## run 1
## Risc_32_bit
module Risc_32_bit
(
  input         clk       ,
  input         rst_n     ,
  output [31:0] imem_addr ,
  input  [31:0] imem_rdata,
  output [31:0] dmem_addr ,
  output [31:0] dmem_wdata,
  output        dmem_we   ,
  input  [31:0] dmem_rdata
);
Size in the first run: roughly 7100 cells after synthesis, ~1400 flip-flops, roughly 160 I/O pins, ~79000 sq um of cells after synthesis.
clock: 8.5 ns
lec_check: 0
cap_margin: 30
cell_pad_in_sites_detail_placement: 1
core_margin: 2
core_utilization: 40
cts_cluster_size: 69
hold_slack_margin: 0.28
max_routing_layer: met4
setup_slack_margin: 0.44
slew_margin: 15
tns_end_percent: 50
run.sh (not shown) runs the stock make flow with config.mk's settings and CLKGATE_MAP_FILE=.
Run 1 went all the way through the flow, and no timing, DRC or antenna check failed.
Setup changes, run 1 to run 2
# run 1
export LEC_CHECK = 0
export CAP_MARGIN = 30
export CELL_PAD_IN_SITES_DETAIL_PLACEMENT = 1
export CORE_MARGIN = 2
export CORE_UTILIZATION = 40
export CTS_CLUSTER_SIZE = 69
export HOLD_SLACK_MARGIN = 0.28
export MAX_ROUTING_LAYER = met4
export SETUP_SLACK_MARGIN = 0.44
export SLEW_MARGIN = 15
export TNS_END_PERCENT = 50
create_clock -name core_clock -period 8.5 [get_ports {clk}]
# run 2
export LEC_CHECK = 0
export CAP_MARGIN = 20
export CORE_MARGIN = 2
export CORE_UTILIZATION = 43
export SLEW_MARGIN = 20
create_clock -name core_clock -period 4.41 [get_ports {clk}]
### Flow results
- To summarise run 2: no stage aborted, but the layout did not pass its checks, failing on setup timing.
- Summary of run 2 over run 1: global-route usage higher; ratio of total power to cell area higher; via count higher.
- Taking run 1 as the reference, in run 2 count of non-CTS buffers in the layout +786; post-route cell area rose by 9.0%; number of standard cells in the final layout excluding fillers saw an increase.
### run 2 -> run 3
# run 2
export LEC_CHECK = 0
export CAP_MARGIN = 20
export CORE_MARGIN = 2
export CORE_UTILIZATION = 43
export SLEW_MARGIN = 20
create_clock -name core_clock -period 4.41 [get_ports {clk}]
# run 3
export LEC_CHECK = 0
export CAP_MARGIN = 20
export CORE_MARGIN = 2
export CORE_UTILIZATION = 40
export SLEW_MARGIN = 20
create_clock -name core_clock -period 7.85 [get_ports {clk}]
==> comparison <==
Every stage of the flow completed for run 3, and the final layout passed the timing, design-rule and antenna checks.
Diff run 2 -> run 3 | non-clock buffer count in the final layout | decrease of 787
Core utilization for run 3 is lower than for run 2.
The run showing the greater worst hold slack is run 3.
Wire length after detailed routing down about 4% in run 3 wrt run 2
Of the two candidates, run 2 has the better final critical delay including setup and external delays and run 3 the worse one.
In run 3 relative to run 2, number of vias in the routed layout had gone down by a few percent.
Looking at final-layout non-clock buffer area share, run 3 sits 6.8 points below run 2.
### run 3 -> run 4
# run 3
export LEC_CHECK = 0
export CAP_MARGIN = 20
export CORE_MARGIN = 2
export CORE_UTILIZATION = 40
export SLEW_MARGIN = 20
create_clock -name core_clock -period 7.85 [get_ports {clk}]
# run 4
export LEC_CHECK = 0
export CAP_MARGIN = 20
export CORE_MARGIN = 2
export CORE_UTILIZATION = 40
export SLEW_MARGIN = 20
create_clock -name core_clock -period 14.1 [get_ports {clk}]
Notes after the runs:
Compared with run 3, run 4 shows a lower largest vdd supply drop. Run 4: leakage power about 0.4% below run 3. Run 4 vs run 3, instance count: run 4 lower. Run 4 against run 3; power consumption is down by more than a quarter. Run 4 against run 3: largest net degree at the start of global routing rose by 18, shortest period the worst path allows rose by 0.60 ns, routed wire length stayed essentially flat. The via count of the first global-routing pass of run 4 falls short of that of run 3 by 292. Run 3 ended up with State_IF_if.Reg_PC_i.pc_curr[22] as its capturing instance or port of the critical path; run 4 ended up with State_IF_if.Reg_PC_i.pc_curr[29].

---

== north ==
Starting RTL as in the previous note.
Settings: LEC_CHECK=0, CAP_MARGIN=20, CORE_MARGIN=2, CORE_UTILIZATION=66, CTS_CLUSTER_SIZE=54, SLEW_MARGIN=20; clock period 5.07 ns.
north: ODB-0269 in global routing (5_1_grt) -> run aborted
> inputs changed (north -> south)
- CTS_CLUSTER_SIZE no longer set, was 54
- CORE_UTILIZATION now 10, was 66
- the clock period (ns, I/O delays scaled along) now 11.5, was 5.07
Results
- The weighted congestion reported at the end of routability-driven placement of south is lower than that of north.
- Relative to north, pre-CTS setup slack increased by 4.73 ns in south.
- Going from north to south, the number of buffers added by the clock tree synthesis step was found to have gone up by 8.
- Total I/O pin count: north vs south identical
- south closes out successfully: all stages finished, all timing, DRC and antenna checks passed.
[inputs] east vs south
- a change of CORE_UTILIZATION from 10 to 57
- a change of the clock period (ns, I/O delays scaled along) from 11.5 to 4.36
Completing all stages was not enough for east: its layout failed the final checks because of setup timing.
Summary of east over south: layout buffer count excluding clock buffers now sits higher; sum of internal, switching and leakage power now sits higher; chip area now sits lower; number of placed instances with taps included now sits lower; final period demand of the worst path now sits lower.
south → east: utilization went up by 58 points; post-CTS setup-driven buffer insertion count went up by 51; data-path buffer share of cell area in the final layout went up by 7.2 points.

---

Setup of lagoon:
Starting RTL as in the previous note.
clock: 12.7 ns
lec_check: 0
cap_margin: 20
core_margin: 2
core_utilization: 13
slew_margin: 20
Setup changes, lagoon to pepper
Settings: CORE_UTILIZATION changed from 13 to 44; the clock period (ns, I/O delays scaled along) changed from 12.7 to 4.36.
Across lagoon and pepper, a clean result was obtained everywhere but in pepper. pepper vs. lagoon: clock network power went up by 200%. Between pepper and lagoon, it is pepper whose number of antenna diodes is lower, by 30. Delta (pepper minus lagoon): total power after layout saw an increase; setup slack after layout down 6.12 ns; global-route usage over all layers rose by 28 points; amount of wire on met2 after detailed routing now larger; HPWL after detailed placement increased about 10%. Between lagoon and pepper, area of all placed cells without fillers increased. Going from lagoon to pepper, pin count of the biggest net entering global routing grew by more than 10%.
The following lists how sierra was set up differently from pepper:
Settings: HOLD_SLACK_MARGIN: unset -> 0.28; CORE_UTILIZATION: 44 -> 40; CTS_CLUSTER_SIZE: unset -> 69; the clock period (ns, I/O delays scaled along): 4.36 -> 8.5.
==> results <==
Both conditions hold for sierra: the flow ran to the end and the final layout passed the timing, design-rule and antenna checks. Proportion of power drawn by combinational gates ends up lower on sierra. Going from pepper to sierra, clock-buffer cell count went up, proportion of register bits with asynchronous set or reset after synthesis did not really move. Layout overhead on the synthesized area | sierra below pepper. Summary: with pepper as the reference, final standard cell area without fillers in sierra moved down by a little under 10%. Any difference in multi-input combinational cell count between sierra and pepper is small enough to ignore. Global-route wire length before repair delta for sierra relative to pepper: 6.5% lower.
> inputs changed (sierra -> cedar)
Settings: a deleted CTS_CLUSTER_SIZE that had been 69; a deleted HOLD_SLACK_MARGIN that had been 0.28; a change of CORE_UTILIZATION from 40 to 66; a change of the clock period (ns, I/O delays scaled along) from 8.5 to 5.85.
[summary]
cedar: done, clean on timing, DRC and antenna
The average wire per cell in the routed design in cedar is 1.07 times that in sierra.
Re setup slack after layout: sierra and cedar aren't equal, and the lower value belongs to cedar.
cedar gives more end-of-flow core utilization than sierra did.
Compared to sierra, cedar has final cell count 932 lower.

---

Risc_32_bit again, from the RTL that the note above started with.
==> flow/design.v (excerpt) <==
module Risc_32_bit
(
  input         clk       ,
  input         rst_n     ,
  output [31:0] imem_addr ,
  input  [31:0] imem_rdata,
  output [31:0] dmem_addr ,
  output [31:0] dmem_wdata,
  output        dmem_we   ,
  input  [31:0] dmem_rdata
);
clock: 4.79 ns
lec_check: 0
abc_area: 0
cap_margin: 5
cell_pad_in_sites_detail_placement: 0
core_aspect_ratio: 1.07
core_margin: 2
core_utilization: 71
cts_cluster_diameter: 81
cts_cluster_size: 86
setup_slack_margin: 1.17
slew_margin: 20
The baseline never finished: it broke off in 5_1_grt.
Next try:
ABC_AREA = not set   (was 0)
CAP_MARGIN = 20   (was 5)
CELL_PAD_IN_SITES_DETAIL_PLACEMENT = not set   (was 0)
CORE_ASPECT_RATIO = not set   (was 1.07)
CORE_UTILIZATION = 40   (was 71)
CTS_CLUSTER_DIAMETER = not set   (was 81)
CTS_CLUSTER_SIZE = not set   (was 86)
SETUP_SLACK_MARGIN = not set   (was 1.17)
clock period = 8.5 ns   (was 4.79 ns; I/O delays follow)
The changed run ran to the end with no violations.
Area after synthesis does not change.
Die size came out higher by 76%.
Synthesized cell count stays the same.
Next try:
CAP_MARGIN = 30   (was 20)
CELL_PAD_IN_SITES_DETAIL_PLACEMENT = 1   (was not set)
CELL_PAD_IN_SITES_GLOBAL_PLACEMENT = 2   (was not set)
CTS_CLUSTER_DIAMETER = 133   (was not set)
CTS_CLUSTER_SIZE = 15   (was not set)
GPL_TIMING_DRIVEN = 0   (was not set)
HOLD_SLACK_MARGIN = 0.29   (was not set)
MAX_ROUTING_LAYER = met4   (was not set)
MIN_ROUTING_LAYER = met2   (was not set)
SETUP_SLACK_MARGIN = 0.44   (was not set)
SLEW_MARGIN = 15   (was 20)
TNS_END_PERCENT = 50   (was not set)
The new run ended with an error in 5_1_grt.
Die area does not change.
Synthesized area is unchanged.
Synthesized cell count is unchanged.
Next try:
ABC_AREA = 1   (was not set)
CELL_PAD_IN_SITES_GLOBAL_PLACEMENT = 1   (was 2)
CORE_UTILIZATION = 51   (was 40)
HOLD_SLACK_MARGIN = 0.03   (was 0.29)
MAX_ROUTING_LAYER = met5   (was met4)
After rerunning:
- The new run ended with an error in 5_1_grt
- die area falls by 20%
- synthesized cell count rises by 44%
- synthesized area rises by 2.4%

---

Starting RTL as in the previous note.
clock: 5.05 ns
lec_check: 0
cap_margin: 20
core_margin: 2
core_utilization: 66
cts_cluster_size: 54
slew_margin: 20
The first run stopped in global routing with ODB-0269.
Edit:
- CORE_UTILIZATION: 66 -> 61
- CTS_CLUSTER_SIZE: 54 -> 39
- SETUP_SLACK_MARGIN: unset -> 1.11
- clock period: 5.05 -> 4.36 ns (I/O delays scaled with it)
Effect: This time the run finished but fails on setup timing; die area came out higher by 8.1%; synthesized area does not change; synthesized cell count stays the same.
Edit:
- ABC_AREA: unset -> 0
- CELL_PAD_IN_SITES_DETAIL_PLACEMENT: unset -> 0
- CORE_ASPECT_RATIO: unset -> 0.74
- CORE_UTILIZATION: 61 -> 72
- CTS_CLUSTER_DIAMETER: unset -> 81
- CTS_CLUSTER_SIZE: 39 -> 47
- PLACE_DENSITY_LB_ADDON: unset -> 0.0
- SETUP_SLACK_MARGIN: 1.11 -> 0.46
- clock period: 4.36 -> 3.37 ns (I/O delays scaled with it)
What happened: The new run failed in global routing with GRT-0232; area after synthesis is unchanged; die area goes down by about 15%; synthesized cell count is unchanged.
Edit:
- CAP_MARGIN: 20 -> 0
- CTS_CLUSTER_DIAMETER: 81 -> 364
- SETUP_SLACK_MARGIN: 0.46 -> 0.98
=> The changed run stopped in global routing on GRT-0232. Die area is unchanged. Synthesized cell count is unchanged. Area after synthesis does not change.
Edit:
- CAP_MARGIN: 0 -> 20
- CORE_UTILIZATION: 72 -> 70
- CTS_CLUSTER_DIAMETER: 364 -> 81
- PLACE_DENSITY_LB_ADDON: 0.0 -> unset
- SETUP_SLACK_MARGIN: 0.98 -> 1.17
The changed run stopped in global routing with ODB-0269.
Area after synthesis stays the same.
Synthesized cell count is unchanged.
Die area grows by 2.8%.
No activity file was given, so power comes from the tool's default toggle rates.
